==> inputs of xenon <==
## WorkingFinal
module WorkingFinal(input clk, input reset, input wire[15:0] mem_rdata, output wire[15:0] mem_addr, output wire[15:0] mem_wdata, output wire mem_we, output wire halt);
	wire[15:0] MemOut, IRout, AluOutLo, AluOutHi, ALUInA, ALUInB, ALUInC, PCin, PCout, MemAddr, OutBusB, DMRout, RegWD1;
	wire ccpcwrite, ccirwrite, ccA, ccB, ccw1;
	wire[2:0] ccC, RFinB, curstate;
	wire[3:0] opcodereg, ccaluop;
	wire[15:0] LOout,Bout, RegWD2,OutBusA,OutBusC,Aout,Cout,PCSrcIn1,AluSrcCIn1,AluSrcCIn2,AluSrcCIn3,AluSrcCIn4;
	wire wNZ, wire1, PCwrite1,ccw2,ccpcwritecond,cciord,ccmemread,ccmemwrite,ccpcinit;
	wire[1:0] ccpcsource,ccmemtoreg;
	ctrlckt  cc (clk,reset,IRout[15:12],ccw1,ccw2,ccpcwritecond,ccpcwrite,cciord,ccmemread,ccmemwrite,ccmemtoreg,ccirwrite,ccA,ccB,ccC,ccpcsource,ccaluop,ccpcinit,opcodereg,curstate);
	and(wire1,ccpcwritecond,wNZ);
	or(PCwrite1,wire1,ccpcwrite);
	Register PC (PCin,16'd0,PCout,PCwrite1,ccpcinit,clk);
	Mux2to1 IorD (cciord,PCout,LOout,MemAddr);
	assign mem_addr = MemAddr;
	assign mem_wdata = Bout;
	assign mem_we = ccmemwrite;
	assign MemOut = mem_rdata;
	assign halt = (curstate == 3'b010) && (IRout[15:13] == 3'b111);
	IRlt ir1(clk,MemOut,ccirwrite,IRout);
	Register DMR(MemOut,16'd0,DMRout,1'b1,1'b0,clk);
	Mux4to1 MemToReg(ccmemtoreg,DMRout,LOout,PCout,16'd1,RegWD1);
  ...
Settings: LEC_CHECK=0, CAP_MARGIN=20, CORE_MARGIN=2, CORE_UTILIZATION=61, HOLD_SLACK_MARGIN=0.3, SETUP_SLACK_MARGIN=-1.28, SLEW_MARGIN=20; clock period 24.3 ns.
run.sh (not shown) runs the stock make flow with config.mk's settings and CLKGATE_MAP_FILE=.
==> inputs of violet, as changes to xenon <==
- CORE_UTILIZATION: 61 -> 40
- HOLD_SLACK_MARGIN: 0.3 -> default
- SETUP_SLACK_MARGIN: -1.28 -> default
==> flow/constraint.sdc (replaced) <==
create_clock -name core_clock -period 30.0 [get_ports {clk}]
set_input_delay 6.0000 -clock core_clock [delete_from_list [all_inputs] [get_ports {clk}]]
set_output_delay 6.0000 -clock core_clock [all_outputs]
set_load 0.01 [all_outputs]
==> inputs of juniper, as changes to xenon <==
- CORE_UTILIZATION: 61 -> 50
- SETUP_SLACK_MARGIN: -1.28 -> 4.5
==> flow/constraint.sdc (replaced) <==
create_clock -name core_clock -period 16.1 [get_ports {clk}]
set_input_delay 3.2200 -clock core_clock [delete_from_list [all_inputs] [get_ports {clk}]]
set_output_delay 3.2200 -clock core_clock [all_outputs]
set_load 0.01 [all_outputs]
==> comparison table <==
|  | violet | xenon | juniper |
|---|---|---|---|
| Result of the run | complete, no violations | failed layout checks | failed layout checks |
| Layout check failures | - | setup timing | setup timing |
| Worst-margin pin slew | 1.14 ns | 1.44 ns | 1.14 ns |
| CP most frequent cell | ha_1 | ha_1 | - |
| Count of inserted antenna diode cells | 0 | 8 | 0 |
| Clock transition at the register clock pins on the worst setup and hold paths after CTS | 0.07 ns | 0.08 ns | 0.07 ns |
| Final core occ | 44.6% | 81.4% | 70.6% |
| Data required time at the worst endpoint | 30.27 ns | 24.76 ns | 16.49 ns |
| Tapcell count | 773 | 518 | 607 |
| # placed instances | 3,743 | 3,969 | 4,101 |
| Vias in the first global route | 23,165 | 28,520 | 26,063 |
| Detailed Routing Iterations Pass 1 | 8 | 14 | 8 |
| Relative max-transition margin | 23.6% | 4.25% | 23.6% |
| Final weighted congestion in routability-driven placement | 1.01 | 1.09 | 1.05 |
| Setup repair after global routing missed its margin | - | true | true |
| Combinational gate area | 0.0171 mm2 | 0.0183 mm2 | 0.0192 mm2 |
| Area added between synthesis and finish | 10.7% | 32.1% | 38.9% |
| Multi-Input Combinational | 2,465 | 2,467 | 2,466 |
| CP Buf/Inv Count | 7 | 13 | 10 |
| Post-layout worst setup margin | 1.63 ns | -2.36 ns | -9.54 ns |
| Crit-path slowest cell | or4_4 | or4b_2 | or4_4 |
| Number of buffers created by CTS | 23 | 20 | 20 |
| Die Height | 248 um | 201 um | 222 um |


==> exp/yarrow <==
WorkingFinal again, from the RTL that the note above started with.
clock: 15.3 ns
lec_check: 0
abc_area: 1
cap_margin: 20
core_aspect_ratio: 1.47
core_margin: 2
core_utilization: 72
cts_cluster_diameter: 385
cts_cluster_size: 98
place_density: 0.35
setup_slack_margin: 2.85
slew_margin: 20
tns_end_percent: 5
==> inputs of exp/onyx, as changes to exp/yarrow <==
==> flow/config.mk (replaced) <==
export PLATFORM = sky130hd
export DESIGN_NAME = WorkingFinal
export DESIGN_NICKNAME = WorkingFinal
export VERILOG_FILES = /design/flow/design.v
export SDC_FILE = /design/flow/constraint.sdc
export NUM_CORES = 4
export LEC_CHECK = 0
export ABC_AREA = 1
export CAP_MARGIN = 20
export CORE_MARGIN = 2
export CORE_UTILIZATION = 64
export SLEW_MARGIN = 20
==> flow/constraint.sdc (replaced) <==
create_clock -name core_clock -period 39.6 [get_ports {clk}]
set_input_delay 7.9200 -clock core_clock [delete_from_list [all_inputs] [get_ports {clk}]]
set_output_delay 7.9200 -clock core_clock [all_outputs]
set_load 0.01 [all_outputs]
==> inputs of exp/willow, as changes to exp/yarrow <==
==> flow/config.mk (replaced) <==
export PLATFORM = sky130hd
export DESIGN_NAME = WorkingFinal
export DESIGN_NICKNAME = WorkingFinal
export VERILOG_FILES = /design/flow/design.v
export SDC_FILE = /design/flow/constraint.sdc
export NUM_CORES = 4
export LEC_CHECK = 0
export ABC_AREA = 1
export CAP_MARGIN = 20
export CORE_MARGIN = 2
export CORE_UTILIZATION = 71
export SLEW_MARGIN = 20
==> flow/constraint.sdc (replaced) <==
create_clock -name core_clock -period 36.0 [get_ports {clk}]
set_input_delay 7.2000 -clock core_clock [delete_from_list [all_inputs] [get_ports {clk}]]
set_output_delay 7.2000 -clock core_clock [all_outputs]
set_load 0.01 [all_outputs]
==> notes <==
Between exp/willow and exp/onyx, the lower critical path depth is in exp/onyx (gap 6). Between exp/onyx and exp/willow, the lower cell area is in exp/willow (gap 0.32%, measured against exp/willow). Against exp/willow, the cell count of exp/onyx is higher by about 1.5%. Between exp/willow and exp/onyx, the lower maximum frequency is in exp/onyx (gap 2.4%, measured against exp/onyx). exp/willow produced a clean layout. exp/yarrow did not get past 5_1_grt. exp/onyx produced a clean layout.


==> run H <==
Starting RTL as in the previous note.
Design WorkingFinal, start of the top module:
module WorkingFinal(input clk, input reset, input wire[15:0] mem_rdata, output wire[15:0] mem_addr, output wire[15:0] mem_wdata, output wire mem_we, output wire halt);
	wire[15:0] MemOut, IRout, AluOutLo, AluOutHi, ALUInA, ALUInB, ALUInC, PCin, PCout, MemAddr, OutBusB, DMRout, RegWD1;
	wire ccpcwrite, ccirwrite, ccA, ccB, ccw1;
	wire[2:0] ccC, RFinB, curstate;
	wire[3:0] opcodereg, ccaluop;
	wire[15:0] LOout,Bout, RegWD2,OutBusA,OutBusC,Aout,Cout,PCSrcIn1,AluSrcCIn1,AluSrcCIn2,AluSrcCIn3,AluSrcCIn4;
	wire wNZ, wire1, PCwrite1,ccw2,ccpcwritecond,cciord,ccmemread,ccmemwrite,ccpcinit;
	wire[1:0] ccpcsource,ccmemtoreg;
	ctrlckt  cc (clk,reset,IRout[15:12],ccw1,ccw2,ccpcwritecond,ccpcwrite,cciord,ccmemread,ccmemwrite,ccmemtoreg,ccirwrite,ccA,ccB,ccC,ccpcsource,ccaluop,ccpcinit,opcodereg,curstate);
	and(wire1,ccpcwritecond,wNZ);
	or(PCwrite1,wire1,ccpcwrite);
	Register PC (PCin,16'd0,PCout,PCwrite1,ccpcinit,clk);
	Mux2to1 IorD (cciord,PCout,LOout,MemAddr);
	assign mem_addr = MemAddr;
	assign mem_wdata = Bout;
	assign mem_we = ccmemwrite;
	assign MemOut = mem_rdata;
	assign halt = (curstate == 3'b010) && (IRout[15:13] == 3'b111);
	IRlt ir1(clk,MemOut,ccirwrite,IRout);
	Register DMR(MemOut,16'd0,DMRout,1'b1,1'b0,clk);
	Mux4to1 MemToReg(ccmemtoreg,DMRout,LOout,PCout,16'd1,RegWD1);
	Mux4to1_3bit m4to13bit (IRout[5:3],IRout[11:9],IRout[15:14],RFinB);
	RegFile rfile1 (IRout[8:6],RFinB,IRout[2:0],IRout[11:9],RegWD1,RegWD2,OutBusA,OutBusB,OutBusC,ccw1,ccw2,clk);
  ...
export LEC_CHECK = 0
export ABC_AREA = 1
export CAP_MARGIN = 10
export CELL_PAD_IN_SITES_DETAIL_PLACEMENT = 0
export CELL_PAD_IN_SITES_GLOBAL_PLACEMENT = 1
export CORE_MARGIN = 3
export CORE_UTILIZATION = 55
export CTS_CLUSTER_SIZE = 80
export GPL_ROUTABILITY_DRIVEN = 0
export HOLD_SLACK_MARGIN = 0.05
export PLACE_DENSITY_LB_ADDON = 0.23
export SLEW_MARGIN = 10
create_clock -name core_clock -period 25.9 [get_ports {clk}]
==> run Y: changes against run H <==
- CORE_UTILIZATION: 55 -> 17
- GPL_ROUTABILITY_DRIVEN: 0 -> 1
- MAX_ROUTING_LAYER: not set -> met4
- MIN_ROUTING_LAYER: not set -> met2
- SLEW_MARGIN: 10 -> 0
==> flow/constraint.sdc (replaced) <==
create_clock -name core_clock -period 28.0 [get_ports {clk}]
set_input_delay 5.6000 -clock core_clock [delete_from_list [all_inputs] [get_ports {clk}]]
set_output_delay 5.6000 -clock core_clock [all_outputs]
set_load 0.01 [all_outputs]
==> run M: changes against run H <==
- CELL_PAD_IN_SITES_GLOBAL_PLACEMENT: 1 -> 0
- CORE_UTILIZATION: 55 -> 70
- PLACE_DENSITY_LB_ADDON: 0.23 -> not set
==> run P: changes against run H <==
- CAP_MARGIN: 10 -> 20
- CELL_PAD_IN_SITES_DETAIL_PLACEMENT: 0 -> not set
- CELL_PAD_IN_SITES_GLOBAL_PLACEMENT: 1 -> not set
- CORE_MARGIN: 3 -> 2
- CORE_UTILIZATION: 55 -> 52
- CTS_CLUSTER_SIZE: 80 -> 99
- GPL_ROUTABILITY_DRIVEN: 0 -> not set
- HOLD_SLACK_MARGIN: 0.05 -> not set
- PLACE_DENSITY_LB_ADDON: 0.23 -> not set
- SLEW_MARGIN: 10 -> 20
==> flow/constraint.sdc (replaced) <==
create_clock -name core_clock -period 16.4 [get_ports {clk}]
set_input_delay 3.2800 -clock core_clock [delete_from_list [all_inputs] [get_ports {clk}]]
set_output_delay 3.2800 -clock core_clock [all_outputs]
set_load 0.01 [all_outputs]
==> comparison table <==
quantity                                                             run Y                     run P                     run M                       run H
Outcome                                            complete, no violations            did not finish            did not finish  complete, but fails checks
Last stage reached                                                       -  global routing (5_1_grt)  global routing (5_1_grt)                           -
Layout check failures                                                    -                         -                         -        negative setup slack
Start point of the critical path                               ir1.IR.D5.Q                         -                         -                 ir1.IR.D5.Q
Resized Gates After CTS                                                 17                       181                       149                         107
Cell area reported after detailed placement                    25800 sq um               27700 sq um               24300 sq um                 24300 sq um
Minimum setup slack in the final design                            1520 ps                         -                         -                     -910 ps
Maximum clock rate                                                37.8 MHz                         -                         -                    37.3 MHz
Met3 routed WL                                                    54900 um                         -                         -                    13200 um
Non-clock buffer count in the final layout                             270                         -                         -                         366
Final worst path period need                                      26480 ps                         -                         -                    26810 ps
Total DRC errors in the routed layout                                    0                         -                         -                           0
Number of hold violations in the final report                            0                         -                         -                           0
Sort of element at the start of the critical path                 register                         -                         -                    register
# Max-Cap Violations                                                     0                         -                         -                           0
Length of routed wiring on met1                                       0 um                         -                         -                    35400 um
Worst Tran Pin Value                                               1270 ps                         -                         -                     1270 ps
Critical Setup Path Class                                       reg -> reg                         -                         -                  reg -> reg
Inserted tap cell count                                               1755                         -                         -                         525
